==> flow/design.v <==
module uart_rx
  #(parameter CLKS_PER_BIT = 104)
  (
   input        i_Clock,
   input        i_Rst,
   input        i_Rx_Serial,
   output reg [15:0] o_Rx_Byte,
  output reg square_wave,
  output reg pin1,
  output  reg pin2
  );
  parameter s_IDLE         = 3'b000;
  parameter s_RX_START_BIT = 3'b001;
  parameter s_RX_DATA_BITS = 3'b010;
  parameter s_RX_STOP_BIT  = 3'b011;
  parameter s_CLEANUP      = 3'b100;
  reg  [7:0] data_check;
  reg [7:0] first_8bit;
  reg [7:0] second_8bit;
  reg           r_Rx_Data_R;
  reg           r_Rx_Data;
  reg [15:0]     r_Clock_Count;
  reg [4:0]     r_Bit_Index;  
  reg [15:0]     r_Rx_Byte;
  reg [2:0]     r_SM_Main;
wire [60:0] distZ = 61'hFFFFFFFFFFFFFF;
reg [23:0] counter;
reg toggle;
reg toggle_n;
wire [23:0] store;
wire [15:0] distA;
reg [15:0] distB;
reg stop;
reg [15:0] rpm;
assign distA =40*distZ;
assign store = (rpm == 16'd0) ? 24'hFFFFFF : (18 * 100000)/ rpm;
  always @(posedge i_Clock)
    begin
    if (i_Rst)
    begin
      r_Rx_Data_R <= 1'b1;
      r_Rx_Data   <= 1'b1;
      o_Rx_Byte   <= 16'd0;
      rpm         <= 16'd0;
      counter     <= 24'd0;
      toggle      <= 1'b1;
      distB       <= 16'd0;
      stop        <= 1'b0;
      square_wave <= 1'b1;
      pin1        <= 1'b0;
      pin2        <= 1'b0;
    end
    else
    begin
      r_Rx_Data_R <= i_Rx_Serial;
      r_Rx_Data   <= i_Rx_Serial;
     o_Rx_Byte[15:8] <= second_8bit;
     o_Rx_Byte[7:0] <= first_8bit;
     rpm <= {second_8bit, first_8bit};
toggle_n = toggle;
if (stop==0)
begin
counter <= counter + 1;
if (counter >= store )
begin
toggle_n = ~toggle;
toggle <= toggle_n;
counter<=0;
if (second_8bit[7] == 0)
begin
pin1 <= 0;
pin2 <= 1;
end
else
begin
pin1 <= 1;
pin2 <= 0;
end
if (toggle_n==0)
begin
distB <= distB +1;
end
end
if (distB ==distA)
begin
stop <= 1;
end
else
begin
square_wave <= toggle_n;
end
end
end
end
always @(posedge i_Clock)
begin
    if (i_Rst)
    begin
      r_SM_Main     <= s_IDLE;
      r_Clock_Count <= 16'd0;
      r_Bit_Index   <= 5'd0;
      r_Rx_Byte     <= 16'd0;
      data_check    <= 8'h00;
      first_8bit    <= 8'h00;
      second_8bit   <= 8'h00;
    end
    else
      case (r_SM_Main)
        s_IDLE :
          begin
            r_Clock_Count <= 0;
            r_Bit_Index   <= 0;
            if (r_Rx_Data == 1'b0)           
              r_SM_Main <= s_RX_START_BIT;
            else
              r_SM_Main <= s_IDLE;
          end
        s_RX_START_BIT :
          begin
            if (r_Clock_Count == (CLKS_PER_BIT-1)/2)
              begin
                if (r_Rx_Data == 1'b0)
                  begin
                    r_Clock_Count <= 0;   
                    r_SM_Main     <= s_RX_DATA_BITS;
                  end
                else
                  r_SM_Main <= s_IDLE;
              end
            else
              begin
                r_Clock_Count <= r_Clock_Count + 1;
                r_SM_Main     <= s_RX_START_BIT;
              end
          end  
        s_RX_DATA_BITS :
          begin
            if (r_Clock_Count < CLKS_PER_BIT-1)
              begin
                r_Clock_Count <= r_Clock_Count + 1;
                r_SM_Main     <= s_RX_DATA_BITS;
              end
            else
              begin
                r_Clock_Count          <= 0;
                r_Rx_Byte[r_Bit_Index] <= r_Rx_Data;
                if (r_Bit_Index < 8)
                  begin
                    r_Bit_Index <= r_Bit_Index + 1;
                    r_SM_Main   <= s_RX_DATA_BITS;
                  end
                else
                  begin
						 if (data_check == 8'h01)
						 begin
                   first_8bit <= r_Rx_Byte[7:0];
						 data_check <= 8'h00;
						 end
						 if (data_check == 8'h00)
						 begin
					second_8bit <= r_Rx_Byte[7:0];
						 data_check <= 8'h01;
						 end
                    r_Bit_Index <= 0;
                    r_SM_Main   <= s_RX_STOP_BIT;
                  end
              end
          end  
        s_RX_STOP_BIT :
          begin
            if (r_Clock_Count < CLKS_PER_BIT-1)
              begin
                r_Clock_Count <= r_Clock_Count + 1;
                r_SM_Main     <= s_RX_STOP_BIT;
              end
            else
              begin
                r_Clock_Count <= 0;
                r_SM_Main     <= s_CLEANUP;
              end
          end  
        s_CLEANUP :
          begin
            r_SM_Main <= s_IDLE;
          end
        default :
          r_SM_Main <= s_IDLE;
      endcase
    end
endmodule  
export LEC_CHECK = 0
export ABC_AREA = 1
export CAP_MARGIN = 5
export CELL_PAD_IN_SITES_GLOBAL_PLACEMENT = 2
export CORE_ASPECT_RATIO = 1.44
export CORE_MARGIN = 2
export CORE_UTILIZATION = 48
export CTS_CLUSTER_SIZE = 88
export GPL_ROUTABILITY_DRIVEN = 0
export GPL_TIMING_DRIVEN = 0
export MAX_ROUTING_LAYER = met4
export PLACE_DENSITY = 0.55
export SLEW_MARGIN = 10
create_clock -name core_clock -period 123.0 [get_ports {i_Clock}]
run.sh (not shown) runs the stock make flow with config.mk's settings and CLKGATE_MAP_FILE=.
The baseline stopped in global placement, error GPL-0301.
==> next run, changes <==
--- a/flow/config.mk
+++ b/flow/config.mk
@@ -10 +9,0 @@
-export CELL_PAD_IN_SITES_GLOBAL_PLACEMENT = 2
@@ -15 +13,0 @@
-export GPL_ROUTABILITY_DRIVEN = 0
@@ -17 +14,0 @@
-export MAX_ROUTING_LAYER = met4
The changed run ran to the end with no violations.
Area after synthesis does not change.
Die size stays the same.
Synthesized cell count is unchanged.
==> next run, changes <==
==> flow/config.mk (replaced) <==
export PLATFORM = sky130hd
export DESIGN_NAME = uart_rx
export DESIGN_NICKNAME = uart_rx
export VERILOG_FILES = /design/flow/design.v
export SDC_FILE = /design/flow/constraint.sdc
export NUM_CORES = 4
export LEC_CHECK = 0
export CAP_MARGIN = 20
export CORE_MARGIN = 2
export CORE_UTILIZATION = 70
export SLEW_MARGIN = 20
==> flow/constraint.sdc (replaced) <==
create_clock -name core_clock -period 93.8 [get_ports {i_Clock}]
set_input_delay 18.7600 -clock core_clock [delete_from_list [all_inputs] [get_ports {i_Clock}]]
set_output_delay 18.7600 -clock core_clock [all_outputs]
set_load 0.01 [all_outputs]
Critical path depth goes down by 91; routed wire length goes up by 8.9%; setup slack degrades by 27000 ps; clock-buffer cell count goes down by 3; maximum frequency goes up by 2.4%.
==> next run, changes <==
--- a/flow/config.mk
+++ b/flow/config.mk
@@ -7,0 +8 @@
+export ABC_AREA = 1
@@ -10 +11 @@
-export CORE_UTILIZATION = 70
+export CORE_UTILIZATION = 72
==> flow/constraint.sdc (replaced) <==
create_clock -name core_clock -period 100.0 [get_ports {i_Clock}]
set_input_delay 20.0000 -clock core_clock [delete_from_list [all_inputs] [get_ports {i_Clock}]]
set_output_delay 20.0000 -clock core_clock [all_outputs]
set_load 0.01 [all_outputs]
After rerunning:
- routed wire length fell by 12%
- final area fell by 5.3%
- synthesized area fell by 3.1%
- flip-flop count is unchanged
- clock-buffer cell count stays the same
